[flow/run.sh]
#!/bin/bash
# the make line also repeats each setting of config.mk as NAME=value (left out here)
make -C /OpenROAD-flow-scripts/flow DESIGN_CONFIG=/design/flow/config.mk WORK_HOME=/design/flow/orfs CLKGATE_MAP_FILE= finish
[flow/config.mk]
export PLATFORM = sky130hd
export DESIGN_NAME = milestone1
export DESIGN_NICKNAME = milestone1
export VERILOG_FILES = /design/flow/design.v
export SDC_FILE = /design/flow/constraint.sdc
export NUM_CORES = 4
export LEC_CHECK = 0
export CAP_MARGIN = 20
export CORE_MARGIN = 2
export CORE_UTILIZATION = 21
export SLEW_MARGIN = 20
[flow/constraint.sdc]
create_clock -name core_clock -period 15.1 [get_ports {CLOCK_50_I}]
set_input_delay 3.0200 -clock core_clock [delete_from_list [all_inputs] [get_ports {CLOCK_50_I}]]
set_output_delay 3.0200 -clock core_clock [all_outputs]
set_load 0.01 [all_outputs]
[flow/design.v]
module milestone1 (
	input logic CLOCK_50_I,                    
	input logic resetn,
	input  logic            M1_en,
	output  logic            M1_end,
	output logic   [17:0]   SRAM_address,
	input  logic   [15:0]   SRAM_read_data,
	output logic   [15:0]   SRAM_write_data,
	output logic            SRAM_we_n
);
typedef enum logic [6:0] {
  S_DELAY1,
	S_IDLE,
	IN_S_0,
	IN_S_1,
	IN_S_2,
	IN_S_3,
	IN_S_4,
	IN_S_5,
	IN_S_6,
	IN_S_7,
	IN_S_8,
	IN_S_9,
	IN_S_10,
	IN_S_11,
	IN_S_12,
	IN_S_13,
	IN_S_14,
	IN_S_15,
	IN_S_16,
	IN_S_17,
	IN_S_18,
	IN_S_19,
	IN_S_20,
	IN_S_21,
	CC_S0_0,
	CC_S0_1,
	CC_S0_2,
	CC_S0_3,
	CC_S0_4,
	CC_S0_5,
	CC_S1_0,
	CC_S1_1,
	CC_S1_2,
	CC_S1_3,
	CC_S1_4,
	CC_S1_5,
	EN_S_0,
	EN_S_1,
	EN_S_2,
	EN_S_3,
	EN_S_4,
	EN_S_5,
	EN_S_6,
	EN_S_7,
	EN_S_8,
	EN_S_9,
	EN_S_10,
	EN_S_11,
	EN_S_12,
	EN_S_13,
	EN_S_14,
	EN_S_15,
	EN_S_16,
	EN_S_17,
	EN_S_18,
	EN_S_19,
	EN_S_20,
	EN_S_21,
	EN_S_22,
	EN_S_23,
	EN_S_24,
	EN_S_25,
	EN_S_26,
	EN_S_27
} M1_state;
M1_state state;
parameter Yaddress = 18'd0,
Uaddress = 18'd38400,
Vaddress = 18'd57600,
RGBaddress = 18'd146944;
logic [17:0] data_counter;
logic [17:0] Y_counter;
logic [17:0] RGB_counter;
logic [17:0] U_counter; 
logic [9:0] Vert_count;
logic [9:0] Hori_count;
logic [15:0] Y;
logic [7:0] U [5:0];
logic [7:0] V [5:0];
logic [7:0] Ytest;
logic [7:0] Utest;
logic [7:0] Vtest;
logic [15:0] UPrime;
logic [15:0] VPrime;
logic [32:0] U_Even;
logic [32:0] U_Odd;
logic [32:0] V_Even;
logic [32:0] V_Odd;
logic [15:0] STORY;
logic [15:0] STORU;
logic [15:0] STORV;
logic [31:0] ans1;
logic [31:0] ans2;
logic [15:0] R;
logic [15:0] G;
logic [15:0] B;
logic [31:0] R0;
logic [31:0] G0;
logic [31:0] B0;
logic [31:0] R1;
logic [31:0] G1;
logic [31:0] B1;
logic [31:0] Mult_op_1, Mult_op_2, Mult_op_3, Mult_op_4, Mult_op_5, Mult_op_6, Mult_op_7, Mult_op_8;
logic [31:0] Mult_result1, Mult_result2, Mult_result3, Mult_result4;
logic [63:0] Mult_result_long1, Mult_result_long2, Mult_result_long3, Mult_result_long4;
assign Mult_result_long1 = Mult_op_1 * Mult_op_2;
assign Mult_result1 = Mult_result_long1[31:0];
assign Mult_result_long2 = Mult_op_3 * Mult_op_4;
assign Mult_result2 = Mult_result_long2[31:0];
assign Mult_result_long3 = Mult_op_5 * Mult_op_6;
assign Mult_result3 = Mult_result_long3[31:0];
assign Mult_result_long4 = Mult_op_7 * Mult_op_8;
assign Mult_result4 = Mult_result_long4[31:0];
always_comb begin
  			Mult_op_1 = 32'd0;
			Mult_op_2 = 32'd0;
			Mult_op_3 = 32'd0;
			Mult_op_4 = 32'd0;
			Mult_op_5 = 32'd0;
			Mult_op_6 = 32'd0;
			Mult_op_7 = 32'd0;
			Mult_op_8 = 32'd0;
	case(state)
		IN_S_5: begin
			Mult_op_1 = {24'd0,U[0]};
			Mult_op_2 = 32'd21;
			Mult_op_3 = {24'd0,V[0]};
			Mult_op_4 = 32'd21;
		end
		IN_S_6: begin
			Mult_op_1 = {24'd0,U[0]};
			Mult_op_2 = 32'd52;
			Mult_op_3 = {24'd0,V[0]};
			Mult_op_4 = 32'd52;
		end
		IN_S_7: begin
			Mult_op_1 = {24'd0,U[0]};
			Mult_op_2 = 32'd159;
			Mult_op_3 = {24'd0,V[0]};
			Mult_op_4 = 32'd159;
		end
		IN_S_8: begin
			Mult_op_1 = {24'd0,U[1]};
			Mult_op_2 = 32'd159;
			Mult_op_3 = {24'd0,V[1]};
			Mult_op_4 = 32'd159;
		end
		IN_S_9: begin
			Mult_op_1 = {24'd0,U[2]};
			Mult_op_2 = 32'd52;
			Mult_op_3 = {24'd0,V[2]};
			Mult_op_4 = 32'd52;
		end
		IN_S_10: begin
			Mult_op_1 = {24'd0,U[3]};
			Mult_op_2 = 32'd21;
			Mult_op_3 = {24'd0,V[3]};
			Mult_op_4 = 32'd21;
			Mult_op_5 = {24'd0,Y[15:8]}-32'd16;
			Mult_op_6 = 32'd76284;
			Mult_op_7 = {24'd0,Y[7:0]}-32'd16;
			Mult_op_8 = 32'd76284;
		end
		IN_S_11: begin
			Mult_op_1 = {24'd0,U[0]};
			Mult_op_2 = 32'd21;
			Mult_op_3 = {24'd0,V[0]};
			Mult_op_4 = 32'd21;
			Mult_op_5 = {24'd0,VPrime[15:8]}-32'd128;
			Mult_op_6 = 32'd104595;
			Mult_op_7 = {24'd0,VPrime[7:0]}-32'd128;
			Mult_op_8 = 32'd104595;
		end
		IN_S_12: begin
			Mult_op_1 = {24'd0,U[0]};
			Mult_op_2 = 32'd52;
			Mult_op_3 = {24'd0,V[0]};
			Mult_op_4 = 32'd52;
			Mult_op_5 = {24'd0,UPrime[15:8]}-32'd128;
			Mult_op_6 = 32'd25624;
			Mult_op_7 = {24'd0,UPrime[7:0]}-32'd128;
			Mult_op_8 = 32'd25624;
		end
		IN_S_13: begin
			Mult_op_1 = {24'd0,U[1]};
			Mult_op_2 = 32'd159;
			Mult_op_3 = {24'd0,V[1]};
			Mult_op_4 = 32'd159;
			Mult_op_5 = {24'd0,VPrime[15:8]}-32'd128;
			Mult_op_6 = 32'd53281;
			Mult_op_7 = {24'd0,VPrime[7:0]}-32'd128;
			Mult_op_8 = 32'd53281;
		end
		IN_S_14: begin
			Mult_op_1 = {24'd0,U[2]};
			Mult_op_2 = 32'd159;
			Mult_op_3 = {24'd0,V[2]};
			Mult_op_4 = 32'd159;
			Mult_op_5 = {24'd0,UPrime[15:8]}-32'd128;
			Mult_op_6 = 32'd132251;
			Mult_op_7 = {24'd0,UPrime[7:0]}-32'd128;
			Mult_op_8 = 32'd132251;;
		end
		IN_S_15: begin
			Mult_op_1 = {24'd0,U[3]};
			Mult_op_2 = 32'd52;
			Mult_op_3 = {24'd0,V[3]};
			Mult_op_4 = 32'd52;
		end
		IN_S_16: begin
			Mult_op_1 = {24'd0,U[4]};
			Mult_op_2 = 32'd21;
			Mult_op_3 = {24'd0,V[4]};
			Mult_op_4 = 32'd21;
			Mult_op_5 = {24'd0,Y[15:8]}-32'd16;
			Mult_op_6 = 32'd76284;
			Mult_op_7 = {24'd0,Y[7:0]}-32'd16;
			Mult_op_8 = 32'd76284;
		end
		IN_S_17: begin
			Mult_op_1 = {24'd0,U[0]};
			Mult_op_2 = 32'd21;
			Mult_op_3 = {24'd0,V[0]};
			Mult_op_4 = 32'd21;
			Mult_op_5 = {24'd0,VPrime[15:8]}-32'd128;
			Mult_op_6 = 32'd104595;
			Mult_op_7 = {24'd0,VPrime[7:0]}-32'd128;
			Mult_op_8 = 32'd104595;
		end
		IN_S_18: begin
			Mult_op_1 = {24'd0,U[1]};
			Mult_op_2 = 32'd52;
			Mult_op_3 = {24'd0,V[1]};
			Mult_op_4 = 32'd52;
			Mult_op_5 = {24'd0,UPrime[15:8]}-32'd128;
			Mult_op_6 = 32'd25624;
			Mult_op_7 = {24'd0,UPrime[7:0]}-32'd128;
			Mult_op_8 = 32'd25624;
		end
		IN_S_19: begin
			Mult_op_1 = {24'd0,U[2]};
			Mult_op_2 = 32'd159;
			Mult_op_3 = {24'd0,V[2]};
			Mult_op_4 = 32'd159;
			Mult_op_5 = {24'd0,VPrime[15:8]}-32'd128;
			Mult_op_6 = 32'd53281;
			Mult_op_7 = {24'd0,VPrime[7:0]}-32'd128;
			Mult_op_8 = 32'd53281;
		end
		IN_S_20: begin
			Mult_op_1 = {24'd0,U[3]};
			Mult_op_2 = 32'd159;
			Mult_op_3 = {24'd0,V[3]};
			Mult_op_4 = 32'd159;
			Mult_op_5 = {24'd0,UPrime[15:8]}-32'd128;
			Mult_op_6 = 32'd132251;
			Mult_op_7 = {24'd0,UPrime[7:0]}-32'd128;
			Mult_op_8 = 32'd132251;
		end
		IN_S_21: begin
			Mult_op_1 = {24'd0,U[4]};
			Mult_op_2 = 32'd52;
			Mult_op_3 = {24'd0,V[4]};
			Mult_op_4 = 32'd52;
		end
		CC_S0_0: begin
			Mult_op_1 = {24'd0,U[5]};
			Mult_op_2 = 32'd21;
			Mult_op_3 = {24'd0,V[5]};
			Mult_op_4 = 32'd21;
			Mult_op_5 = {24'd0,Y[15:8]}-32'd16;
			Mult_op_6 = 32'd76284;
			Mult_op_7 = {24'd0,Y[7:0]}-32'd16;
			Mult_op_8 = 32'd76284;
		end
		CC_S0_1: begin
			Mult_op_1 = {24'd0,U[0]};
			Mult_op_2 = 32'd21;
			Mult_op_3 = {24'd0,V[0]};
			Mult_op_4 = 32'd21;
			Mult_op_5 = {24'd0,VPrime[15:8]}-32'd128;
			Mult_op_6 = 32'd104595;
			Mult_op_7 = {24'd0,VPrime[7:0]}-32'd128;
			Mult_op_8 = 32'd104595;
		end
		CC_S0_2: begin
			Mult_op_1 = {24'd0,U[1]};
			Mult_op_2 = 32'd52;
			Mult_op_3 = {24'd0,V[1]};
			Mult_op_4 = 32'd52;
			Mult_op_5 = {24'd0,UPrime[15:8]}-32'd128;
			Mult_op_6 = 32'd25624;
			Mult_op_7 = {24'd0,UPrime[7:0]}-32'd128;
			Mult_op_8 = 32'd25624;
		end
		CC_S0_3: begin
			Mult_op_1 = {24'd0,U[2]};
			Mult_op_2 = 32'd159;
			Mult_op_3 = {24'd0,V[2]};
			Mult_op_4 = 32'd159;
			Mult_op_5 = {24'd0,VPrime[15:8]}-32'd128;
			Mult_op_6 = 32'd53281;
			Mult_op_7 = {24'd0,VPrime[7:0]}-32'd128;
			Mult_op_8 = 32'd53281;	
		end
		CC_S0_4: begin
			Mult_op_1 = {24'd0,U[3]};
			Mult_op_2 = 32'd159;
			Mult_op_3 = {24'd0,V[3]};
			Mult_op_4 = 32'd159;
			Mult_op_5 = {24'd0,UPrime[15:8]}-32'd128;
			Mult_op_6 = 32'd132251;
			Mult_op_7 = {24'd0,UPrime[7:0]}-32'd128;
			Mult_op_8 = 32'd132251;
		end
		CC_S0_5: begin
			Mult_op_1 = {24'd0,U[4]};
			Mult_op_2 = 32'd52;
			Mult_op_3 = {24'd0,V[4]};
			Mult_op_4 = 32'd52;
		end
		CC_S1_0: begin
			Mult_op_1 = {24'd0,U[5]};
			Mult_op_2 = 32'd21;
			Mult_op_3 = {24'd0,V[5]};
			Mult_op_4 = 32'd21;
			Mult_op_5 = {24'd0,Y[15:8]}-32'd16;
			Mult_op_6 = 32'd76284;
			Mult_op_7 = {24'd0,Y[7:0]}-32'd16;
			Mult_op_8 = 32'd76284;
		end
		CC_S1_1: begin
			Mult_op_1 = {24'd0,U[0]};
			Mult_op_2 = 32'd21;
			Mult_op_3 = {24'd0,V[0]};
			Mult_op_4 = 32'd21;
			Mult_op_5 = {24'd0,VPrime[15:8]}-32'd128;
			Mult_op_6 = 32'd104595;
			Mult_op_7 = {24'd0,VPrime[7:0]}-32'd128;
			Mult_op_8 = 32'd104595;
		end
		CC_S1_2: begin
			Mult_op_1 = {24'd0,U[1]};
			Mult_op_2 = 32'd52;
			Mult_op_3 = {24'd0,V[1]};
			Mult_op_4 = 32'd52;
			Mult_op_5 = {24'd0,UPrime[15:8]}-32'd128;
			Mult_op_6 = 32'd25624;
			Mult_op_7 = {24'd0,UPrime[7:0]}-32'd128;
			Mult_op_8 = 32'd25624;
		end
		CC_S1_3: begin
			Mult_op_1 = {24'd0,U[2]};
			Mult_op_2 = 32'd159;
			Mult_op_3 = {24'd0,V[2]};
			Mult_op_4 = 32'd159;
			Mult_op_5 = {24'd0,VPrime[15:8]}-32'd128;
			Mult_op_6 = 32'd53281;
			Mult_op_7 = {24'd0,VPrime[7:0]}-32'd128;
			Mult_op_8 = 32'd53281;
		end
		CC_S1_4: begin
			Mult_op_1 = {24'd0,U[3]};
			Mult_op_2 = 32'd159;
			Mult_op_3 = {24'd0,V[3]};
			Mult_op_4 = 32'd159;
			Mult_op_5 = {24'd0,UPrime[15:8]}-32'd128;
			Mult_op_6 = 32'd132251;
			Mult_op_7 = {24'd0,UPrime[7:0]}-32'd128;
			Mult_op_8 = 32'd132251;
		end
		CC_S1_5: begin
			Mult_op_1 = {24'd0,U[4]};
			Mult_op_2 = 32'd52;
			Mult_op_3 = {24'd0,V[4]};
			Mult_op_4 = 32'd52;
		end
		EN_S_0: begin
			Mult_op_1 = {24'd0,U[5]};
			Mult_op_2 = 32'd21;
			Mult_op_3 = {24'd0,V[5]};
			Mult_op_4 = 32'd21;
			Mult_op_5 = {24'd0,Y[15:8]}-32'd16;
			Mult_op_6 = 32'd76284;
			Mult_op_7 = {24'd0,Y[7:0]}-32'd16;
			Mult_op_8 = 32'd76284;
		end
		EN_S_1: begin
			Mult_op_1 = {24'd0,U[1]};
			Mult_op_2 = 32'd21;
			Mult_op_3 = {24'd0,V[1]};
			Mult_op_4 = 32'd21;
			Mult_op_5 = {24'd0,VPrime[15:8]}-32'd128;
			Mult_op_6 = 32'd104595;
			Mult_op_7 = {24'd0,VPrime[7:0]}-32'd128;
			Mult_op_8 = 32'd104595;
		end
		EN_S_2: begin
			Mult_op_1 = {24'd0,U[2]};
			Mult_op_2 = 32'd52;
			Mult_op_3 = {24'd0,V[2]};
			Mult_op_4 = 32'd52;
			Mult_op_5 = {24'd0,UPrime[15:8]}-32'd128;
			Mult_op_6 = 32'd25624;
			Mult_op_7 = {24'd0,UPrime[7:0]}-32'd128;
			Mult_op_8 = 32'd25624;
		end
		EN_S_3: begin
			Mult_op_1 = {24'd0,U[3]};
			Mult_op_2 = 32'd159;
			Mult_op_3 = {24'd0,V[3]};
			Mult_op_4 = 32'd159;
			Mult_op_5 = {24'd0,VPrime[15:8]}-32'd128;
			Mult_op_6 = 32'd53281;
			Mult_op_7 = {24'd0,VPrime[7:0]}-32'd128;
			Mult_op_8 = 32'd53281;	
		end
		EN_S_4: begin
			Mult_op_1 = {24'd0,U[4]};
			Mult_op_2 = 32'd159;
			Mult_op_3 = {24'd0,V[4]};
			Mult_op_4 = 32'd159;
			Mult_op_5 = {24'd0,UPrime[15:8]}-32'd128;
			Mult_op_6 = 32'd132251;
			Mult_op_7 = {24'd0,UPrime[7:0]}-32'd128;
			Mult_op_8 = 32'd132251;
		end
		EN_S_5: begin
			Mult_op_1 = {24'd0,U[5]};
			Mult_op_2 = 32'd52;
			Mult_op_3 = {24'd0,V[5]};
			Mult_op_4 = 32'd52;
		end
		EN_S_6: begin
			Mult_op_1 = {24'd0,U[5]};
			Mult_op_2 = 32'd21;
			Mult_op_3 = {24'd0,V[5]};
			Mult_op_4 = 32'd21;
			Mult_op_5 = {24'd0,Y[15:8]}-32'd16;
			Mult_op_6 = 32'd76284;
			Mult_op_7 = {24'd0,Y[7:0]}-32'd16;
			Mult_op_8 = 32'd76284;
		end
		EN_S_7: begin
			Mult_op_1 = {24'd0,U[2]};
			Mult_op_2 = 32'd21;
			Mult_op_3 = {24'd0,V[2]};
			Mult_op_4 = 32'd21;
			Mult_op_5 = {24'd0,VPrime[15:8]}-32'd128;
			Mult_op_6 = 32'd104595;
			Mult_op_7 = {24'd0,VPrime[7:0]}-32'd128;
			Mult_op_8 = 32'd104595;
		end
		EN_S_8: begin
			Mult_op_1 = {24'd0,U[3]};
			Mult_op_2 = 32'd52;
			Mult_op_3 = {24'd0,V[3]};
			Mult_op_4 = 32'd52;
			Mult_op_5 = {24'd0,UPrime[15:8]}-32'd128;
			Mult_op_6 = 32'd25624;
			Mult_op_7 = {24'd0,UPrime[7:0]}-32'd128;
			Mult_op_8 = 32'd25624;
		end
		EN_S_9: begin
			Mult_op_1 = {24'd0,U[4]};
			Mult_op_2 = 32'd159;
			Mult_op_3 = {24'd0,V[4]};
			Mult_op_4 = 32'd159;
			Mult_op_5 = {24'd0,VPrime[15:8]}-32'd128;
			Mult_op_6 = 32'd53281;
			Mult_op_7 = {24'd0,VPrime[7:0]}-32'd128;
			Mult_op_8 = 32'd53281;
		end
		EN_S_10: begin
			Mult_op_1 = {24'd0,U[5]};
			Mult_op_2 = 32'd159;
			Mult_op_3 = {24'd0,V[5]};
			Mult_op_4 = 32'd159;
			Mult_op_5 = {24'd0,UPrime[15:8]}-32'd128;
			Mult_op_6 = 32'd132251;
			Mult_op_7 = {24'd0,UPrime[7:0]}-32'd128;
			Mult_op_8 = 32'd132251;
		end
		EN_S_11: begin
			Mult_op_1 = {24'd0,U[5]};
			Mult_op_2 = 32'd52;
			Mult_op_3 = {24'd0,V[5]};
			Mult_op_4 = 32'd52;
		end
		EN_S_12: begin
			Mult_op_1 = {24'd0,U[5]};
			Mult_op_2 = 32'd21;
			Mult_op_3 = {24'd0,V[5]};
			Mult_op_4 = 32'd21;
			Mult_op_5 = {24'd0,Y[15:8]}-32'd16;
			Mult_op_6 = 32'd76284;
			Mult_op_7 = {24'd0,Y[7:0]}-32'd16;
			Mult_op_8 = 32'd76284;
		end
		EN_S_13: begin
			Mult_op_1 = {24'd0,U[3]};
			Mult_op_2 = 32'd21;
			Mult_op_3 = {24'd0,V[3]};
			Mult_op_4 = 32'd21;
			Mult_op_5 = {24'd0,VPrime[15:8]}-32'd128;
			Mult_op_6 = 32'd104595;
			Mult_op_7 = {24'd0,VPrime[7:0]}-32'd128;
			Mult_op_8 = 32'd104595;
		end
		EN_S_14: begin
			Mult_op_1 = {24'd0,U[4]};
			Mult_op_2 = 32'd52;
			Mult_op_3 = {24'd0,V[4]};
			Mult_op_4 = 32'd52;
			Mult_op_5 = {24'd0,UPrime[15:8]}-32'd128;
			Mult_op_6 = 32'd25624;
			Mult_op_7 = {24'd0,UPrime[7:0]}-32'd128;
			Mult_op_8 = 32'd25624;
		end
		EN_S_15: begin
			Mult_op_1 = {24'd0,U[5]};
			Mult_op_2 = 32'd159;
			Mult_op_3 = {24'd0,V[5]};
			Mult_op_4 = 32'd159;
			Mult_op_5 = {24'd0,VPrime[15:8]}-32'd128;
			Mult_op_6 = 32'd53281;
			Mult_op_7 = {24'd0,VPrime[7:0]}-32'd128;
			Mult_op_8 = 32'd53281;	
			end
		EN_S_16: begin
			Mult_op_1 = {24'd0,U[5]};
			Mult_op_2 = 32'd159;
			Mult_op_3 = {24'd0,V[5]};
			Mult_op_4 = 32'd159;
			Mult_op_5 = {24'd0,UPrime[15:8]}-32'd128;
			Mult_op_6 = 32'd132251;
			Mult_op_7 = {24'd0,UPrime[7:0]}-32'd128;
			Mult_op_8 = 32'd132251;
		end
		EN_S_17: begin
			Mult_op_1 = {24'd0,U[5]};
			Mult_op_2 = 32'd52;
			Mult_op_3 = {24'd0,V[5]};
			Mult_op_4 = 32'd52;
		end
		EN_S_18: begin
			Mult_op_1 = {24'd0,U[5]};
			Mult_op_2 = 32'd21;
			Mult_op_3 = {24'd0,V[5]};
			Mult_op_4 = 32'd21;
			Mult_op_5 = {24'd0,Y[15:8]}-32'd16;
			Mult_op_6 = 32'd76284;
			Mult_op_7 = {24'd0,Y[7:0]}-32'd16;
			Mult_op_8 = 32'd76284;
		end
		EN_S_19: begin
			Mult_op_5 = {24'd0,VPrime[15:8]}-32'd128;
			Mult_op_6 = 32'd104595;
			Mult_op_7 = {24'd0,VPrime[7:0]}-32'd128;
			Mult_op_8 = 32'd104595;
		end
		EN_S_20: begin
			Mult_op_5 = {24'd0,UPrime[15:8]}-32'd128;
			Mult_op_6 = 32'd25624;
			Mult_op_7 = {24'd0,UPrime[7:0]}-32'd128;
			Mult_op_8 = 32'd25624;
		end
		EN_S_21: begin
			Mult_op_5 = {24'd0,VPrime[15:8]}-32'd128;
			Mult_op_6 = 32'd53281;
			Mult_op_7 = {24'd0,VPrime[7:0]}-32'd128;
			Mult_op_8 = 32'd53281;
		end
		EN_S_22: begin
			Mult_op_5 = {24'd0,UPrime[15:8]}-32'd128;
			Mult_op_6 = 32'd132251;
			Mult_op_7 = {24'd0,UPrime[7:0]}-32'd128;
			Mult_op_8 = 32'd132251;
		end
		endcase
	end
	always_ff @ (posedge CLOCK_50_I or negedge resetn) begin
		if (resetn == 1'b0) begin	
			state <= S_IDLE;
			SRAM_we_n <= 1'b1;
			SRAM_write_data <= 16'd0;
			SRAM_address <= 18'd0;
			data_counter <= 18'd0;
			Y_counter <= 18'd0;
			RGB_counter <= 18'd0;
			Vert_count <= 10'd0;
			Hori_count <= 10'd0;
			M1_end <= 1'b0;
			Y <= 16'd0;
			UPrime <= 16'd0; 
			VPrime <= 16'd0;
			STORU <= 16'd0;
			STORV <= 16'd0;
			R <= 16'd0;
			G <= 16'd0;
			B <= 16'd0;
			R0 <= 32'd0;
			G0 <= 32'd0;
			B0 <= 32'd0;
			R1 <= 32'd0;
			G1 <= 32'd0;
			B1 <= 32'd0;
			{U[5], U[4], U[3], U[2], U[1], U[0]} <= 48'd0;
			{V[5], V[4], V[3], V[2], V[1], V[0]} <= 48'd0;
			ans1 <= 32'd0;
			ans2 <= 32'd0;
			end else begin
			case (state)
				S_IDLE: begin		
					if (Hori_count == 10'd319) begin
						Vert_count <= Vert_count + 10'd1;
						Hori_count <= 10'd0;
						data_counter <= data_counter - 18'd1;
					end
					if (Vert_count == 10'd239 && Hori_count == 10'd319) begin
						M1_end <= 1'b1;
					end
					if (M1_en == 1'b1 && M1_end!=1'b1 && !(Vert_count == 10'd239 && Hori_count == 10'd319))
					state <= IN_S_0;	
				end
				S_DELAY1: begin
				  state <= IN_S_0;	
				end
				IN_S_0: begin
				  SRAM_address <= Uaddress + data_counter;
					SRAM_we_n <= 1'b1;
					state <= IN_S_1;
				end
				IN_S_1: begin
				  SRAM_address <= Vaddress + data_counter;
					data_counter <= data_counter +18'd1;
					SRAM_we_n <= 1'b1;
					state <= IN_S_2;
				end
				IN_S_2: begin
				  SRAM_address <= Uaddress + data_counter;
					SRAM_we_n <= 1'b1;
					state <= IN_S_3;
				end
				IN_S_3: begin
				  SRAM_address <= Vaddress + data_counter;
				  data_counter <= data_counter +18'd1;
					SRAM_we_n <= 1'b1;
					U[0] <= SRAM_read_data[15:8];
					U[1] <= SRAM_read_data[7:0];
					state <= IN_S_4;
				end
				IN_S_4: begin
				  SRAM_address <= Yaddress + Y_counter;
					Y_counter <= Y_counter + 18'd1;
					SRAM_we_n <= 1'b1;
					V[0] <= SRAM_read_data[15:8];
					V[1] <= SRAM_read_data[7:0];
					state <= IN_S_5;
				end
				IN_S_5: begin
				  SRAM_address <= Uaddress + data_counter;
					SRAM_we_n <= 1'b1;
					ans1 <= $signed(Mult_result1);
					ans2 <= $signed(Mult_result2);
					U[2] <= SRAM_read_data[15:8];
					U[3] <= SRAM_read_data[7:0];
					state <= IN_S_6;
				end
				IN_S_6: begin
					SRAM_address <= Vaddress + data_counter;
					data_counter <= data_counter +18'd1;
					SRAM_we_n <= 1'b1;
					ans1 <= $signed(ans1-Mult_result1);
					ans2 <= $signed(ans2-Mult_result2);
					V[2] <= SRAM_read_data[15:8];
					V[3] <= SRAM_read_data[7:0];
					state <= IN_S_7;
				end
				IN_S_7: begin
					SRAM_we_n <= 1'b1;
					Y <= SRAM_read_data;
					Ytest <= SRAM_read_data[15:8];
					ans1 <= $signed(ans1+Mult_result1);
					ans2 <= $signed(ans2+Mult_result2);
					state <= IN_S_8;
				end
				IN_S_8: begin
					SRAM_we_n <= 1'b1;
					ans1 <= $signed(ans1+Mult_result1);
					ans2 <= $signed(ans2+Mult_result2);
					U[4] <= SRAM_read_data[15:8];
					U[5] <= SRAM_read_data[7:0];
					state <= IN_S_9;
				end
				IN_S_9: begin
					ans1 <= $signed(ans1-Mult_result1);
					ans2 <= $signed(ans2-Mult_result2);
					V[4] <= SRAM_read_data[15:8];
					V[5] <= SRAM_read_data[7:0];
					state <= IN_S_10;
				end
				IN_S_10: begin
					UPrime[15:8] <= U[0];
					UPrime[7:0] <= $signed(ans1+Mult_result1+8'd128) >>8;
					ans1 <= $signed(ans1+Mult_result1+8'd128) >> 8;
					Utest <= $signed(ans1+Mult_result1+8'd128) >> 8;
					VPrime[15:8] <= V[0];
					VPrime[7:0] <= $signed(ans2+Mult_result2+8'd128) >> 8;			
					ans2 <= $signed(ans2+Mult_result2+8'd128) >> 8;
					Vtest <= $signed(ans2+Mult_result2+8'd128) >> 8;
					R0 <= $signed(Mult_result3);
					G0 <= $signed(Mult_result3);
					B0 <= $signed(Mult_result3);
					R1 <= $signed(Mult_result4);
					G1 <= $signed(Mult_result4);
					B1 <= $signed(Mult_result4);
					state <= IN_S_11;
				end
				IN_S_11: begin
					ans1 <= $signed(Mult_result1);
					ans2 <= $signed(Mult_result2);
					R0 <= $signed(R0 + Mult_result3);
					R1 <= $signed(R1 + Mult_result4);
					state <= IN_S_12;
				end
				IN_S_12: begin
				  SRAM_address <= Yaddress + Y_counter;
					Y_counter <= Y_counter + 18'd1;
					SRAM_we_n <= 1'b1;
					ans1 <= $signed(ans1-Mult_result1);
					ans2 <= $signed(ans2-Mult_result2);
					G0 <= $signed(G0 - Mult_result3);
					G1 <= $signed(G1 - Mult_result4);
					state <= IN_S_13;
				end
				IN_S_13: begin
					SRAM_address <= Yaddress + Y_counter;
					Y_counter <= Y_counter + 18'd1;
					SRAM_we_n <= 1'b1;
					ans1 <= $signed(ans1+Mult_result1);
					ans2 <= $signed(ans2+Mult_result2);
					G0 <= $signed(G0 - Mult_result3);
					G1 <= $signed(G1 - Mult_result4);
					state <= IN_S_14;
				end
				IN_S_14: begin
				  SRAM_address <= Uaddress + data_counter;
					SRAM_we_n <= 1'b1;
					Hori_count <= Hori_count + 10'd1;
					ans1 <= $signed(ans1+Mult_result1);
					ans2 <= $signed(ans2+Mult_result2);
					B0 <= $signed(B0 + Mult_result3);
					B1 <= $signed(B1 + Mult_result4);
					state <= IN_S_15;
				end
				IN_S_15: begin
					SRAM_address <= Vaddress + data_counter;
					data_counter <= data_counter + 18'd1;
					SRAM_we_n <= 1'b1;
					Y <= SRAM_read_data;
					ans1 <= $signed(ans1-Mult_result1);
					ans2 <= $signed(ans2-Mult_result2);
					R[15:8] <= R0[31] ? 8'd0 : |R0[30:24] ? 8'd255 : R0[23:16];
					G[15:8] <= G0[31] ? 8'd0 : |G0[30:24] ? 8'd255 : G0[23:16];
					B[15:8] <= B0[31] ? 8'd0 : |B0[30:24] ? 8'd255 : B0[23:16];
					R[7:0] <= R1[31] ? 8'd0 : |R1[30:24] ? 8'd255 : R1[23:16];
					G[7:0] <= G1[31] ? 8'd0 : |G1[30:24] ? 8'd255 : G1[23:16];
					B[7:0] <= B1[31] ? 8'd0 : |B1[30:24] ? 8'd255 : B1[23:16];
					SRAM_we_n <= 1'b1;
					state <= IN_S_16;
				end
				IN_S_16: begin
					SRAM_address <= RGBaddress + RGB_counter;
					SRAM_write_data <= {R[15:8],G[15:8]};
					RGB_counter <= RGB_counter + 18'd1;
					STORY <= SRAM_read_data;
					UPrime[15:8] <= U[1];
					UPrime[7:0] <= $signed(ans1+Mult_result1+8'd128) >> 8;
					VPrime[15:8] <= V[1];
					VPrime[7:0] <= $signed(ans2+Mult_result2+8'd128) >> 8;			
					R0 <= $signed(Mult_result3);
					G0 <= $signed(Mult_result3);
					B0 <= $signed(Mult_result3);
					R1 <= $signed(Mult_result4);
					G1 <= $signed(Mult_result4);
					B1 <= $signed(Mult_result4);
					SRAM_we_n <= 1'b0;
					state <= IN_S_17;
				end
				IN_S_17: begin
					STORU <= SRAM_read_data;
					SRAM_address <= RGBaddress + RGB_counter;
					SRAM_write_data <= {B[15:8],R[7:0]};
					RGB_counter <= RGB_counter + 18'd1;
					ans1 <= $signed(Mult_result1);
					ans2 <= $signed(Mult_result2);
					R0 <= $signed(R0 + Mult_result3);
					R1 <= $signed(R1 + Mult_result4);
					SRAM_we_n <= 1'b0;
					state <= IN_S_18;
				end
				IN_S_18: begin
					STORV <= SRAM_read_data;
					SRAM_address <= RGBaddress + RGB_counter;
					SRAM_write_data <= {G[7:0],B[7:0]};
					RGB_counter <= RGB_counter + 18'd1;
					ans1 <= $signed(ans1-Mult_result1);
					ans2 <= $signed(ans2-Mult_result2);
					G0 <= $signed(G0 - Mult_result3);
					G1 <= $signed(G1 - Mult_result4);
					SRAM_we_n <= 1'b0;
					state <= IN_S_19;
				end
				IN_S_19: begin
					SRAM_address <= Yaddress + Y_counter;
					Y_counter <= Y_counter + 18'd1;
					SRAM_we_n <= 1'b1;
					Y <= STORY;
					ans1 <= $signed(ans1+Mult_result1);
					ans2 <= $signed(ans2+Mult_result2);
					G0 <= $signed(G0 - Mult_result3);
					G1 <= $signed(G1 - Mult_result4);
					state <= IN_S_20;
				end
				IN_S_20: begin
					SRAM_we_n <= 1'b1;
					ans1 <= $signed(ans1+Mult_result1);
					ans2 <= $signed(ans2+Mult_result2);
					B0 <= $signed(B0 + Mult_result3);
					B1 <= $signed(B1 + Mult_result4);
					state <= IN_S_21;
				end
				IN_S_21: begin
					SRAM_we_n <= 1'b1;
					Hori_count <= Hori_count + 10'd2;
					ans1 <= $signed(ans1-Mult_result1);
					ans2 <= $signed(ans2-Mult_result2);
					R[15:8] <= R0[31] ? 8'd0 : |R0[30:24] ? 8'd255 : R0[23:16];
					G[15:8] <= G0[31] ? 8'd0 : |G0[30:24] ? 8'd255 : G0[23:16];
					B[15:8] <= B0[31] ? 8'd0 : |B0[30:24] ? 8'd255 : B0[23:16];
					R[7:0] <= R1[31] ? 8'd0 : |R1[30:24] ? 8'd255 : R1[23:16];
					G[7:0] <= G1[31] ? 8'd0 : |G1[30:24] ? 8'd255 : G1[23:16];
					B[7:0] <= B1[31] ? 8'd0 : |B1[30:24] ? 8'd255 : B1[23:16];
					Hori_count <= Hori_count + 10'd2;
					state <= CC_S0_0;
					U_counter <= 18'd5;
				end
				CC_S0_0: begin	
					SRAM_address <= RGBaddress + RGB_counter;
					SRAM_write_data <= {R[15:8],G[15:8]};
					RGB_counter <= RGB_counter + 18'd1;
					STORY <= SRAM_read_data;
					UPrime[15:8] <= U[2];
					UPrime[7:0] <= $signed(ans1+Mult_result1+8'd128) >> 8;
					VPrime[15:8] <= V[2];
					VPrime[7:0] <= $signed(ans2+Mult_result2+8'd128) >> 8;			
					R0 <= Mult_result3;
					G0 <= Mult_result3;
					B0 <= Mult_result3;
					R1 <= Mult_result4;
					G1 <= Mult_result4;
					B1 <= Mult_result4;
					U[0] <= U[1];
					U[1] <= U[2];
					U[2] <= U[3];
					U[3] <= U[4];
					U[4] <= U[5];	
					U[5] <= STORU[15:8];
					V[0] <= V[1];
					V[1] <= V[2];
					V[2] <= V[3];
					V[3] <= V[4];
					V[4] <= V[5];	
					V[5] <= STORV[15:8];
					SRAM_we_n <= 1'b0;
					state <= CC_S0_1;	
				end
				CC_S0_1: begin
					Hori_count <= Hori_count + 10'd2;
					SRAM_address <= RGBaddress + RGB_counter;
					SRAM_write_data <= {B[15:8],R[7:0]};
					RGB_counter <= RGB_counter + 18'd1;
					ans1 <= $signed(Mult_result1);
					ans2 <= $signed(Mult_result2);
					R0 <= $signed(R0 + Mult_result3);
					R1 <= $signed(R1 + Mult_result4);
					SRAM_we_n <= 1'b0;
					state <= CC_S0_2;	
				end
				CC_S0_2: begin
					SRAM_address <= RGBaddress + RGB_counter;
					SRAM_write_data <= {G[7:0],B[7:0]};
					RGB_counter <= RGB_counter + 18'd1;
					ans1 <= $signed(ans1-Mult_result1);
					ans2 <= $signed(ans2-Mult_result2);
					G0 <= $signed(G0 - Mult_result3);
					G1 <= $signed(G1 - Mult_result4);
					SRAM_we_n <= 1'b0;
					state <= CC_S0_3;	
				end
				CC_S0_3: begin
					SRAM_address <= Yaddress + Y_counter;
					Y_counter <= Y_counter + 18'd1;
					Y <= STORY;
					SRAM_we_n <= 1'b1;
					ans1 <= $signed(ans1+Mult_result1);
					ans2 <= $signed(ans2+Mult_result2);
					G0 <= $signed(G0 - Mult_result3);
					G1 <= $signed(G1 - Mult_result4);
					state <= CC_S0_4;	
				end
				CC_S0_4: begin
					SRAM_address <= Uaddress + data_counter;
					SRAM_we_n <= 1'b1;
					ans1 <= $signed(ans1+Mult_result1);
					ans2 <= $signed(ans2+Mult_result2);
					B0 <= $signed(B0 + Mult_result3);
					B1 <= $signed(B1 + Mult_result4);
					state <= CC_S0_5;	
				end
				CC_S0_5: begin
					SRAM_address <= Vaddress + data_counter;
					data_counter <= data_counter + 18'd1;
					U_counter <= U_counter + 18'd1;
					SRAM_we_n <= 1'b1;
					ans1 <= $signed(ans1-Mult_result1);
					ans2 <= $signed(ans2-Mult_result2);
					R[15:8] <= R0[31] ? 8'd0 : |R0[30:24] ? 8'd255 : R0[23:16];
					G[15:8] <= G0[31] ? 8'd0 : |G0[30:24] ? 8'd255 : G0[23:16];
					B[15:8] <= B0[31] ? 8'd0 : |B0[30:24] ? 8'd255 : B0[23:16];
					R[7:0] <= R1[31] ? 8'd0 : |R1[30:24] ? 8'd255 : R1[23:16];
					G[7:0] <= G1[31] ? 8'd0 : |G1[30:24] ? 8'd255 : G1[23:16];
					B[7:0] <= B1[31] ? 8'd0 : |B1[30:24] ? 8'd255 : B1[23:16];
					state <= CC_S1_0;	
				end
				CC_S1_0: begin	
					Hori_count <= Hori_count + 10'd2;
					SRAM_address <= RGBaddress + RGB_counter;
					SRAM_write_data <= {R[15:8],G[15:8]};
					RGB_counter <= RGB_counter + 18'd1;
					STORY <= SRAM_read_data;
					UPrime[15:8] <= U[2];
					UPrime[7:0] <= $signed(ans1+Mult_result1+8'd128) >> 8;
					VPrime[15:8] <= V[2];
					VPrime[7:0] <= $signed(ans2+Mult_result2+8'd128) >> 8;			
					R0 <= $signed(Mult_result3);
					G0 <= $signed(Mult_result3);
					B0 <= $signed(Mult_result3);
					R1 <= $signed(Mult_result4);
					G1 <= $signed(Mult_result4);
					B1 <= $signed(Mult_result4);
					U[0] <= U[1];
					U[1] <= U[2];
					U[2] <= U[3];
					U[3] <= U[4];
					U[4] <= U[5];	
					U[5] <= STORU[7:0];
					V[0] <= V[1];
					V[1] <= V[2];
					V[2] <= V[3];
					V[3] <= V[4];
					V[4] <= V[5];	
					V[5] <= STORV[7:0];
					SRAM_we_n <= 1'b0;
					state <= CC_S1_1;	
				end
				CC_S1_1: begin
					STORU <= SRAM_read_data;
					SRAM_address <= RGBaddress + RGB_counter;
					SRAM_write_data <= {B[15:8],R[7:0]};
					RGB_counter <= RGB_counter + 18'd1;
					ans1 <= $signed(Mult_result1);
					ans2 <= $signed(Mult_result2);
					R0 <= $signed(R0 + Mult_result3);
					R1 <= $signed(R1 + Mult_result4);
					SRAM_we_n <= 1'b0;
					state <= CC_S1_2;	
				end
				CC_S1_2: begin
					STORV <= SRAM_read_data;
					SRAM_address <= RGBaddress + RGB_counter;
					SRAM_write_data <= {G[7:0],B[7:0]};
					RGB_counter <= RGB_counter + 18'd1;
					ans1 <= $signed(ans1-Mult_result1);
					ans2 <= $signed(ans2-Mult_result2);
					G0 <= $signed(G0 - Mult_result3);
					G1 <= $signed(G1 - Mult_result4);
					SRAM_we_n <= 1'b0;
					state <= CC_S1_3;	
				end
				CC_S1_3: begin
					SRAM_address <= Yaddress + Y_counter;
					Y_counter <= Y_counter + 18'd1;
					Y <= STORY;
					SRAM_we_n <= 1'b1;
					ans1 <= $signed(ans1+Mult_result1);
					ans2 <= $signed(ans2+Mult_result2);
					G0 <= $signed(G0 - Mult_result3);
					G1 <= $signed(G1 - Mult_result4);
					state <= CC_S1_4;	
				end
				CC_S1_4: begin
					SRAM_we_n <= 1'b1;
					ans1 <= $signed(ans1+Mult_result1);
					ans2 <= $signed(ans2+Mult_result2);
					B0 <= $signed(B0 + Mult_result3);
					B1 <= $signed(B1 + Mult_result4);
					state <= CC_S1_5;	
				end
				CC_S1_5: begin
					ans1 <= $signed(ans1-Mult_result1);
					ans2 <= $signed(ans2-Mult_result2);
					R[15:8] <= R0[31] ? 8'd0 : |R0[30:24] ? 8'd255 : R0[23:16];
					G[15:8] <= G0[31] ? 8'd0 : |G0[30:24] ? 8'd255 : G0[23:16];
					B[15:8] <= B0[31] ? 8'd0 : |B0[30:24] ? 8'd255 : B0[23:16];
					R[7:0] <= R1[31] ? 8'd0 : |R1[30:24] ? 8'd255 : R1[23:16];
					G[7:0] <= G1[31] ? 8'd0 : |G1[30:24] ? 8'd255 : G1[23:16];
					B[7:0] <= B1[31] ? 8'd0 : |B1[30:24] ? 8'd255 : B1[23:16];
					SRAM_we_n <= 1'b1;
					if (Hori_count == 10'd311) 
					   state <= EN_S_0;
					else 
					   state <= CC_S0_0;	
				end
				EN_S_0: begin	
					SRAM_address <= RGBaddress + RGB_counter;
					SRAM_write_data <= {R[15:8],G[15:8]};
					RGB_counter <= RGB_counter + 18'd1;
					STORY <= SRAM_read_data;
					UPrime[15:8] <= U[2];
					UPrime[7:0] <= $signed(ans1+Mult_result1+8'd128) >> 8;
					VPrime[15:8] <= V[2];
					VPrime[7:0] <= $signed(ans2+Mult_result2+8'd128) >> 8;			
					R0 <= $signed(Mult_result3);
					G0 <= $signed(Mult_result3);
					B0 <= $signed(Mult_result3);
					R1 <= $signed(Mult_result4);
					G1 <= $signed(Mult_result4);
					B1 <= $signed(Mult_result4);
					SRAM_we_n <= 1'b0;
					state <= EN_S_1;	
				end
				EN_S_1: begin
					SRAM_address <= RGBaddress + RGB_counter;
					SRAM_write_data <= {B[15:8],R[7:0]};
					RGB_counter <= RGB_counter + 18'd1;
					ans1 <= $signed(Mult_result1);
					ans2 <= $signed(Mult_result2);
					R0 <= $signed(R0 + Mult_result3);
					R1 <= $signed(R1 + Mult_result4);
					SRAM_we_n <= 1'b0;
					state <= EN_S_2;	
				end
				EN_S_2: begin
					SRAM_address <= RGBaddress + RGB_counter;
					SRAM_write_data <= {G[7:0],B[7:0]};
					RGB_counter <= RGB_counter + 18'd1;
					ans1 <= $signed(ans1-Mult_result1);
					ans2 <= $signed(ans2-Mult_result2);
					G0 <= $signed(G0 - Mult_result3);
					G1 <= $signed(G1 - Mult_result4);
					SRAM_we_n <= 1'b0;
					state <= EN_S_3;	
				end
				EN_S_3: begin
					SRAM_address <= Yaddress + Y_counter;
					Y_counter <= Y_counter + 18'd1;
					SRAM_we_n <= 1'b1;
					Y <= STORY;
					ans1 <= $signed(ans1+Mult_result1);
					ans2 <= $signed(ans2+Mult_result2);
					G0 <= $signed(G0 - Mult_result3);
					G1 <= $signed(G1 - Mult_result4);
					state <= EN_S_4;	
				end
				EN_S_4: begin
					SRAM_we_n <= 1'b1;
					ans1 <= $signed(ans1+Mult_result1);
					ans2 <= $signed(ans2+Mult_result2);
					B0 <= $signed(B0 + Mult_result3);
					B1 <= $signed(B1 + Mult_result4);
					state <= EN_S_5;	
				end
				EN_S_5: begin
					Hori_count <= Hori_count + 10'd2;
					SRAM_we_n <= 1'b1;
					ans1 <= $signed(ans1-Mult_result1);
					ans2 <= $signed(ans2-Mult_result2);
					R[15:8] <= R0[31] ? 8'd0 : |R0[30:24] ? 8'd255 : R0[23:16];
					G[15:8] <= G0[31] ? 8'd0 : |G0[30:24] ? 8'd255 : G0[23:16];
					B[15:8] <= B0[31] ? 8'd0 : |B0[30:24] ? 8'd255 : B0[23:16];
					R[7:0] <= R1[31] ? 8'd0 : |R1[30:24] ? 8'd255 : R1[23:16];
					G[7:0] <= G1[31] ? 8'd0 : |G1[30:24] ? 8'd255 : G1[23:16];
					B[7:0] <= B1[31] ? 8'd0 : |B1[30:24] ? 8'd255 : B1[23:16];
					SRAM_we_n <= 1'b1;
					state <= EN_S_6;	
				end
				EN_S_6: begin
					SRAM_address <= RGBaddress + RGB_counter;
					SRAM_write_data <= {R[15:8],G[15:8]};
					RGB_counter <= RGB_counter + 18'd1;
					STORY <= SRAM_read_data;
					UPrime[15:8] <= U[3];
					UPrime[7:0] <= $signed(ans1+Mult_result1+8'd128) >> 8;
					VPrime[15:8] <= V[3];
					VPrime[7:0] <= $signed(ans2+Mult_result2+8'd128) >> 8;			
					R0 <= $signed(Mult_result3);
					G0 <= $signed(Mult_result3);
					B0 <= $signed(Mult_result3);
					R1 <= $signed(Mult_result4);
					G1 <= $signed(Mult_result4);
					B1 <= $signed(Mult_result4);
					SRAM_we_n <= 1'b0;
					state <= EN_S_7;
				end
				EN_S_7: begin
					SRAM_address <= RGBaddress + RGB_counter;
					SRAM_write_data <= {B[15:8],R[7:0]};
					RGB_counter <= RGB_counter + 18'd1;
					ans1 <= $signed(Mult_result1);
					ans2 <= $signed(Mult_result2);
					R0 <= $signed(R0 + Mult_result3);
					R1 <= $signed(R1 + Mult_result4);
					SRAM_we_n <= 1'b0;	
					state <= EN_S_8;
				end
				EN_S_8: begin
					SRAM_address <= RGBaddress + RGB_counter;
					SRAM_write_data <= {G[7:0],B[7:0]};
					RGB_counter <= RGB_counter + 18'd1;
					ans1 <= $signed(ans1-Mult_result1);
					ans2 <= $signed(ans2-Mult_result2);
					G0 <= $signed(G0 - Mult_result3);
					G1 <= $signed(G1 - Mult_result4);
					SRAM_we_n <= 1'b0;	
					state <= EN_S_9;
				end
				EN_S_9: begin
					SRAM_address <= Yaddress + Y_counter;
					Y_counter <= Y_counter + 18'd1;
					SRAM_we_n <= 1'b1;
					Y <= STORY;
					ans1 <= $signed(ans1+Mult_result1);
					ans2 <= $signed(ans2+Mult_result2);
					G0 <= $signed(G0 - Mult_result3);
					G1 <= $signed(G1 - Mult_result4);
					state <= EN_S_10;
				end
				EN_S_10: begin
					SRAM_we_n <= 1'b1;
					ans1 <= $signed(ans1+Mult_result1);
					ans2 <= $signed(ans2+Mult_result2);
					B0 <= $signed(B0 + Mult_result3);
					B1 <= $signed(B1 + Mult_result4);
					state <= EN_S_11;
				end
				EN_S_11: begin
					SRAM_we_n <= 1'b1;
					Hori_count <= Hori_count + 10'd2;
					ans1 <= $signed(ans1-Mult_result1);
					ans2 <= $signed(ans2-Mult_result2);
					R[15:8] <= R0[31] ? 8'd0 : |R0[30:24] ? 8'd255 : R0[23:16];
					G[15:8] <= G0[31] ? 8'd0 : |G0[30:24] ? 8'd255 : G0[23:16];
					B[15:8] <= B0[31] ? 8'd0 : |B0[30:24] ? 8'd255 : B0[23:16];
					R[7:0] <= R1[31] ? 8'd0 : |R1[30:24] ? 8'd255 : R1[23:16];
					G[7:0] <= G1[31] ? 8'd0 : |G1[30:24] ? 8'd255 : G1[23:16];
					B[7:0] <= B1[31] ? 8'd0 : |B1[30:24] ? 8'd255 : B1[23:16];
					state <= EN_S_12;
				end
				EN_S_12: begin
					SRAM_address <= RGBaddress + RGB_counter;
					SRAM_write_data <= {R[15:8],G[15:8]};
					RGB_counter <= RGB_counter + 18'd1;
					STORY <= SRAM_read_data;
					UPrime[15:8] <= U[4];
					UPrime[7:0] <= $signed(ans1+Mult_result1+8'd128) >> 8;
					VPrime[15:8] <= V[4];
					VPrime[7:0] <= $signed(ans2+Mult_result2+8'd128) >> 8;			
					R0 <= $signed(Mult_result3);
					G0 <= $signed(Mult_result3);
					B0 <= $signed(Mult_result3);
					R1 <= $signed(Mult_result4);
					G1 <= $signed(Mult_result4);
					B1 <= $signed(Mult_result4);
					SRAM_we_n <= 1'b0;
					state <= EN_S_13;
				end
				EN_S_13: begin
					SRAM_address <= RGBaddress + RGB_counter;
					SRAM_write_data <= {B[15:8],R[7:0]};
					RGB_counter <= RGB_counter + 18'd1;
					ans1 <= $signed(Mult_result1);
					ans2 <= $signed(Mult_result2);
					R0 <= $signed(R0 + Mult_result3);
					R1 <= $signed(R1 + Mult_result4);
					SRAM_we_n <= 1'b0;
					state <= EN_S_14;
				end
				EN_S_14: begin
					SRAM_address <= RGBaddress + RGB_counter;
					SRAM_write_data <= {G[7:0],B[7:0]};
					RGB_counter <= RGB_counter + 18'd1;
					ans1 <= $signed(ans1-Mult_result1);
					ans2 <= $signed(ans2-Mult_result2);
					G0 <= $signed(G0 - Mult_result3);
					G1 <= $signed(G1 - Mult_result4);
					SRAM_we_n <= 1'b0;
					state <= EN_S_15;
				end
				EN_S_15: begin
					SRAM_we_n <= 1'b1;
					Y <= STORY;
					ans1 <= $signed(ans1+Mult_result1);
					ans2 <= $signed(ans2+Mult_result2);
					G0 <= $signed(G0 - Mult_result3);
					G1 <= $signed(G1 - Mult_result4);
					state <= EN_S_16;
				end
				EN_S_16: begin
					SRAM_we_n <= 1'b1;
					ans1 <= $signed(ans1+Mult_result1);
					ans2 <= $signed(ans2+Mult_result2);
					B0 <= $signed(B0 + Mult_result3);
					B1 <= $signed(B1 + Mult_result4);
					state <= EN_S_17;
				end
				EN_S_17: begin
					SRAM_we_n <= 1'b1;
					ans1 <= $signed(ans1-Mult_result1);
					ans2 <= $signed(ans2-Mult_result2);
					R[15:8] <= R0[31] ? 8'd0 : |R0[30:24] ? 8'd255 : R0[23:16];
					G[15:8] <= G0[31] ? 8'd0 : |G0[30:24] ? 8'd255 : G0[23:16];
					B[15:8] <= B0[31] ? 8'd0 : |B0[30:24] ? 8'd255 : B0[23:16];
					R[7:0] <= R1[31] ? 8'd0 : |R1[30:24] ? 8'd255 : R1[23:16];
					G[7:0] <= G1[31] ? 8'd0 : |G1[30:24] ? 8'd255 : G1[23:16];
					B[7:0] <= B1[31] ? 8'd0 : |B1[30:24] ? 8'd255 : B1[23:16];
					SRAM_we_n <= 1'b1;
					state <= EN_S_18;
				end
				EN_S_18: begin
					SRAM_address <= RGBaddress + RGB_counter;
					SRAM_write_data <= {R[15:8],G[15:8]};
					RGB_counter <= RGB_counter + 18'd1;
					Hori_count <= Hori_count + 10'd2;
					UPrime[15:8] <= U[5];
					UPrime[7:0] <= $signed(ans1+Mult_result1+8'd128) >> 8;
					VPrime[15:8] <= V[5];
					VPrime[7:0] <= $signed(ans2+Mult_result2+8'd128) >> 8;			
					R0 <= $signed(Mult_result3);
					G0 <= $signed(Mult_result3);
					B0 <= $signed(Mult_result3);
					R1 <= $signed(Mult_result4);
					G1 <= $signed(Mult_result4);
					B1 <= $signed(Mult_result4);
					SRAM_we_n <= 1'b0;
					state <= EN_S_19;
				end
				EN_S_19: begin
					SRAM_address <= RGBaddress + RGB_counter;
					SRAM_write_data <= {B[15:8],R[7:0]};
					RGB_counter <= RGB_counter + 18'd1;
					R0 <= $signed(R0 + Mult_result3);
					R1 <= $signed(R1 + Mult_result4);
					SRAM_we_n <= 1'b0;
					state <= EN_S_20;
				end
				EN_S_20: begin
					SRAM_address <= RGBaddress + RGB_counter;
					SRAM_write_data <= {G[7:0],B[7:0]};
					RGB_counter <= RGB_counter + 18'd1;
					G0 <= $signed(G0 - Mult_result3);
					G1 <= $signed(G1 - Mult_result4);
					SRAM_we_n <= 1'b0;
					state <= EN_S_21;
				end
				EN_S_21: begin
					SRAM_we_n <= 1'b1;
					G0 <= $signed(G0 - Mult_result3);
					G1 <= $signed(G1 - Mult_result4);
					state <= EN_S_22;
				end
				EN_S_22: begin
					SRAM_we_n <= 1'b1;
					B0 <= $signed(B0 + Mult_result3);
					B1 <= $signed(B1 + Mult_result4);
					state <= EN_S_23;
				end
				EN_S_23: begin
					Hori_count <= Hori_count + 10'd2;
					SRAM_we_n <= 1'b1;
					R[15:8] <= R0[31] ? 8'd0 : |R0[30:24] ? 8'd255 : R0[23:16];
					G[15:8] <= G0[31] ? 8'd0 : |G0[30:24] ? 8'd255 : G0[23:16];
					B[15:8] <= B0[31] ? 8'd0 : |B0[30:24] ? 8'd255 : B0[23:16];
					R[7:0] <= R1[31] ? 8'd0 : |R1[30:24] ? 8'd255 : R1[23:16];
					G[7:0] <= G1[31] ? 8'd0 : |G1[30:24] ? 8'd255 : G1[23:16];
					B[7:0] <= B1[31] ? 8'd0 : |B1[30:24] ? 8'd255 : B1[23:16];
					SRAM_we_n <= 1'b1;
					state <= EN_S_24;
				end
				EN_S_24: begin
					SRAM_address <= RGBaddress + RGB_counter;
					SRAM_write_data <= {R[15:8],G[15:8]};
					RGB_counter <= RGB_counter + 18'd1;
					SRAM_we_n <= 1'b0;
					state <= EN_S_25;
				end
				EN_S_25: begin
					SRAM_address <= RGBaddress + RGB_counter;
					SRAM_write_data <= {B[15:8],R[7:0]};
					RGB_counter <= RGB_counter + 18'd1;
					SRAM_we_n <= 1'b0;
					state <= EN_S_26;
				end
				EN_S_26: begin
					SRAM_address <= RGBaddress + RGB_counter;
					SRAM_write_data <= {G[7:0],B[7:0]};
					RGB_counter <= RGB_counter + 18'd1;
					SRAM_we_n <= 1'b0;
					state <= EN_S_27;
				end
				EN_S_27: begin
				  SRAM_we_n <= 1'b1;
				  state <= S_IDLE;
				end
				default: state <= S_IDLE;
			endcase
		end
	end
	endmodule
==> flow_summary.json, run 1 <==
{
  "cts_tree": "done",
  "area_leaders": "dfrtp_1, fa_1, ha_1",
  "drtIter0Drc": 4712,
  "fmax_ghz": 0.0775,
  "cap_violations": 0,
  "clk_pin_slew_ps": 60,
  "rows": 200,
  "ctsRootBufferMaster": "clkbuf_16",
  "topCombFamilyByArea": "adder cells",
  "gp_congestion": 0.922,
  "insertion_delay_ps": 720,
  "hold_violations": 0,
  "dieArea_sq_um": 303000,
  "cp-end-kind": "register",
  "via_per_inst": 4.70,
  "hpwl_mm": 140,
  "drcViolationCount": 0,
  "cts_setup_buffers": 0,
  "warnings": 94,
  "grt.total_usage": 0.122,
  "place_area_sq_um": 67900,
  "top_cell": "inv_1",
  "cts_hold_buffers": 0,
  "holdPathStages": 2,
  "htreeDepth": 3,
  "holdPathEnd": "UPrime[6]",
  "outcome": "complete, no violations",
  "final_area_sq_um": 70400,
  "numClockSinks": 612,
  "syn_inst": 7323,
  "dr.pass1.iters": 14,
  "slowest_delay_ps": 840,
  "num-fill-cells": 32300,
  "yosysWarnings": 3,
  "grt_max_degree": 154,
  "cp_slowest_cell": "fa_1",
  "fp_util": 0.211,
  "top_cells_by_count": "inv_1, nor2_1, nand2_1, dfrtp_1, a21oi_1",
  "cts_buffer_depth": 3,
  "wl_mm": 188,
  "synthFlopType": "dfrtp_1",
  "cp_max_fo": 21,
  "die_x_um": 550,
  "core_area_sq_um": 297000,
  "ys_ff": 612,
  "ys_sh_simple": 0.143,
  "hold_class": "reg2reg",
  "worst-r2r-cell-count": 41,
  "cp_top_family": "adder cells",
  "slew_headroom": 0.280,
  "top_area_frac": 0.237,
  "route.vias.total": 52600,
  "areaGrowthSynthToFinish_pct": 12.3,
  "path_buffers": 6,
  "startpoint_type": "register",
  "critPathKind": "reg2reg",
  "synthAoiAreaFrac": 0.204,
  "rrSetupSlack_ps": 2190,
  "die_h_um": 550,
  "yosysTopAreaCell": "dfrtp_1",
  "rsz0062_at_grt": "no",
  "cp_data_required_time_ps": 15720,
  "yosys_cells": 7323,
  "seq_area_frac_synth": 0.246,
  "synth_cell_types": 116,
  "synthArstFlopShare": 0.974,
  "grt.overflow.total": 0,
  "fin_tns_setup_ps": 0,
  "edf_count": 16,
  "path_depth": 41,
  "xor_share": 0.0614,
  "postSynthAreaPerCell_sq_um": 8.56,
  "r2r-end": "B0[31]",
  "yosys.area_share.adder": 0.249,
  "portBuffers": 54,
  "worstSetupStartpoint": "state[5]",
  "holdWs_ps": 470,
  "synth_area_sq_um": 62700,
  "fin_nets": 8196,
  "slew_viol_final": 0,
  "final_util": 0.237,
  "ant_nets": 0,
  "worst_ep_arrival_time_ps": 13530,
  "wire_per_inst_um": 16.8,
  "cts_resized": 0,
  "antenna_found_initial": 2,
  "mux_area_frac": 0.0232,
  "io_pins": 55,
  "cts_buffers": 74,
  "critPathCapture": "B0[31]",
  "tightest_slew_ps": 1070,
  "r2r-start": "state[5]",
  "period_used_share": 0.855,
  "grt_pass1_vias": 50900,
  "path_common_cell": "fa_1",
  "setup_violations": 0,
  "yosysChipArea_sq_um": 62700,
  "fin_skew_ps": 47.7,
  "hold_start": "UPrime[6]",
  "fin_crit_ps": 12910,
  "grt_pass1_wl_mm": 297
}
## metrics by stage
stage	worst slack [ps]	std cells
2_1_floorplan	4000	7324
3_3_place_gp	2520	11100
3_5_place_dp	2400	11100
4_1_cts	2370	11200
5_1_grt	1350	11200
6_report	2190	11200
## per-layer routing
| layer | vias to the layer above | part of all wire | track usage |
|---|---|---|---|
| met5 | - | 0 | 0 |
| met4 | 0 | 0.026 | 0.0316 |
| met3 | 288 | 0.061 | 0.0163 |
| met2 | 1663 | 0.43 | 0.185 |
| met1 | 25500 | 0.48 | 0.178 |
| li1 | 25100 | - | - |
## cell type report
cell class              instances  area [sq um]  share of cell area
multi-input cells            5491         42900               0.609
flip-flops and latches        612         15400               0.219
well taps                    3939          4930              0.0700
inverters                     875          3300              0.0468
clock buffers                  97          2060              0.0292
repair buffers                155          1330              0.0189
clock inverters                34           485             0.00689
diodes                          3          7.51            0.000107
==> inputs of run 2 (changes only) <==
ABC_AREA = 1   (was not set)
CAP_MARGIN = 10   (was 20)
CORE_UTILIZATION = 72   (was 21)
CTS_CLUSTER_DIAMETER = 156   (was not set)
CTS_CLUSTER_SIZE = 29   (was not set)
MAX_ROUTING_LAYER = met4   (was not set)
SETUP_SLACK_MARGIN = 2.31   (was not set)
SLEW_MARGIN = 5   (was 20)
clock period = 9.63 ns   (was 15.1 ns; I/O delays follow)
==> run 2 against run 1 <==
  * Die area is 69% lower
  * Synthesized area is 6.6% higher
  * Synthesized cell count up 28%
  * The flow now stops in global routing (5_1_grt)
==> flow_summary.json, run 2 <==
{
  "lastStage": "global routing (5_1_grt)",
  "seq_area_frac_synth": 0.230,
  "gp_congestion": 1.12,
  "postSynthAreaPerCell_sq_um": 7.15,
  "yosysTopAreaCell": "dfrtp_1",
  "numClockSinks": 612,
  "portBuffers": 54,
  "yosys_cells": 9347,
  "io_pins": 55,
  "yosysWarnings": 3,
  "stop_error": "[ERROR GRT-0232] Routing congestion too high. Check the congestion heatmap in the GUI.",
  "synthArstFlopShare": 0.974,
  "die_x_um": 309,
  "core_area_sq_um": 91800,
  "outcome": "aborted with a tool error",
  "xor_share": 0.0330,
  "top_area_frac": 0.223,
  "fp_util": 0.728,
  "htreeDepth": 1,
  "hpwl_mm": 167,
  "synth_area_sq_um": 66900,
  "yosys.area_share.adder": 0.231,
  "mux_area_frac": 0.000299,
  "synthFlopType": "dfrtp_1",
  "place_area_sq_um": 71600,
  "syn_inst": 9347,
  "edf_count": 16,
  "rows": 111,
  "die_h_um": 309,
  "ys_sh_simple": 0.237,
  "ys_ff": 612,
  "area_leaders": "dfrtp_1, fa_1, nand2_1",
  "top_cells_by_count": "nand2_1, inv_1, nor2_1, o21ai_0, dfrtp_1",
  "topCombFamilyByArea": "simple AND/OR/NAND/NOR gates",
  "grt.total_usage": 1.10,
  "cts_buffer_depth": 3,
  "dieArea_sq_um": 95300,
  "dp_slack_ps": 31.4,
  "ctsRootBufferMaster": "clkbuf_16",
  "grt.overflow.total": 10200,
  "dp_cells": 10600,
  "cts_buffers": 25,
  "synthAoiAreaFrac": 0.151,
  "synth_cell_types": 80,
  "top_cell": "nand2_1",
  "yosysChipArea_sq_um": 66900
}
## run 2: routing by layer
| layer | overflow | global-route usage |
|---|---|---|
| met1 | 361 | 0.949 |
| met2 | 7732 | 1.40 |
| met3 | 505 | 0.885 |
| met4 | 1617 | 1.17 |
| met5 | - | - |
## run 2: timing repair
item                       4_1_cts
setup endpoints to repair      227
gates resized                  416
pin swaps                      152
setup buffers                  194
hold buffers                     0
cloned                           1
==> inputs of run 3 (changes only) <==
ABC_AREA = not set   (was 1)
CAP_MARGIN = 15   (was 10)
CORE_UTILIZATION = 66   (was 72)
CTS_CLUSTER_DIAMETER = not set   (was 156)
CTS_CLUSTER_SIZE = not set   (was 29)
SETUP_SLACK_MARGIN = not set   (was 2.31)
SLEW_MARGIN = 30   (was 5)
clock period = 8.45 ns   (was 9.63 ns; I/O delays follow)
==> run 3 against run 2 <==
  * Now fails the layout checks on setup timing
  * Die area rose by 2.3%
  * Synthesized cell count fell by 22%
  * Synthesized area fell by 6.2%
==> flow_summary.json, run 3 <==
{
  "cts_tree": "done",
  "failed_checks": "setup timing",
  "top_area_frac": 0.237,
  "path_buffers": 11,
  "wire_per_inst_um": 25.2,
  "worstSetupStartpoint": "state[2]",
  "slew_viol_final": 0,
  "worst_ep_arrival_time_ps": 10770,
  "fin_skew_ps": 63.5,
  "mux_area_frac": 0.0232,
  "topCombFamilyByArea": "adder cells",
  "cts_buffer_depth": 3,
  "antenna_found_initial": 20,
  "tightest_slew_ps": 1060,
  "areaGrowthSynthToFinish_pct": 31.0,
  "gp_congestion": 1.06,
  "fp_util": 0.663,
  "ys_ff": 612,
  "holdPathEnd": "UPrime[0]",
  "ys_sh_simple": 0.143,
  "dieArea_sq_um": 97500,
  "portBuffers": 54,
  "synth_area_sq_um": 62700,
  "wl_mm": 253,
  "warnings": 103,
  "via_per_inst": 6.70,
  "area_leaders": "dfrtp_1, fa_1, ha_1",
  "yosysTopAreaCell": "dfrtp_1",
  "setup_slack_ps": -1740,
  "place_area_sq_um": 75800,
  "setup_violations": 161,
  "cp_top_family": "adder cells",
  "postSynthAreaPerCell_sq_um": 8.56,
  "r2r-start": "state[2]",
  "io_pins": 55,
  "insertion_delay_ps": 720,
  "seq_area_frac_synth": 0.246,
  "die_h_um": 312,
  "synthAoiAreaFrac": 0.204,
  "drcViolationCount": 0,
  "top_cell": "inv_1",
  "critPathKind": "reg2reg",
  "synth_cell_types": 116,
  "r2r-end": "B0[31]",
  "hpwl_mm": 166,
  "cp_slowest_cell": "fa_1",
  "rrSetupSlack_ps": -1740,
  "yosys.area_share.adder": 0.249,
  "worst-r2r-cell-count": 42,
  "edf_count": 16,
  "synthFlopType": "dfrtp_1",
  "syn_inst": 7323,
  "critPathCapture": "B0[31]",
  "htreeDepth": 3,
  "rows": 113,
  "startpoint_type": "register",
  "cap_violations": 0,
  "clk_pin_slew_ps": 70,
  "slowest_delay_ps": 650,
  "hold_start": "UPrime[0]",
  "cp-end-kind": "register",
  "path_common_cell": "fa_1",
  "grt.overflow.total": 0,
  "route.vias.total": 67200,
  "cts_buffers": 72,
  "yosys_cells": 7323,
  "top_cells_by_count": "inv_1, nor2_1, nand2_1, dfrtp_1, a21oi_1",
  "period_used_share": 1.21,
  "hold_violations": 0,
  "grt_pass1_wl_mm": 368,
  "final_area_sq_um": 82200,
  "grt_pass1_vias": 67600,
  "fin_nets": 9678,
  "fin_tns_setup_ps": -112870,
  "slew_headroom": 0.290,
  "rsz0062_at_grt": "yes",
  "core_area_sq_um": 94600,
  "outcome": "failed layout checks",
  "holdPathStages": 2,
  "grt_max_degree": 150,
  "numClockSinks": 612,
  "hold_class": "reg2reg",
  "drtIter0Drc": 10000,
  "final_util": 0.869,
  "holdWs_ps": 465,
  "ant_nets": 0,
  "fin_crit_ps": 10190,
  "cts_hold_buffers": 0,
  "yosysWarnings": 3,
  "synthArstFlopShare": 0.974,
  "grt.total_usage": 0.494,
  "path_depth": 42,
  "cp_max_fo": 9,
  "fmax_ghz": 0.0981,
  "ctsRootBufferMaster": "clkbuf_16",
  "cp_data_required_time_ps": 9030,
  "xor_share": 0.0614,
  "dr.pass1.iters": 14,
  "die_x_um": 312,
  "yosysChipArea_sq_um": 62700
}
-- run 3: through the flow --
stage                     setup WS, ps  instances
after CTS                        -1100       9980
after global placement           -1320       9736
final                            -1740      10000
after floorplan                  -1260       7324
after detailed placement         -1590       9736
after global routing             -1990      10000
-- run 3: layout make-up --
cell class	instances	area (sq um)
clock buffer	96	2010
timing repair buffer	1637	13000
tap	1265	1580
fill	4905	12400
inverter	875	3330
clock inverter	34	507
antenna	22	55.1
multi-input combinational	5493	46200
sequential	612	15400
-- run 3: metal layers --
| metal | routed length, um | vias up | GRT usage |
|---|---|---|---|
| met5 | 0 | - | - |
| met4 | 23000 | 0 | 0.312 |
| met3 | 30800 | 1944 | 0.123 |
| met2 | 112000 | 5302 | 0.759 |
| met1 | 87100 | 31900 | 0.581 |
| li1 | - | 28100 | - |
-- run 3: repair_timing --
item	CTS	global route
buffers inserted	112	30
hold endpoints to repair	0	0
setup endpoints to repair	162	184
gates resized	397	176
gates cloned	2	1
pin swaps	195	83
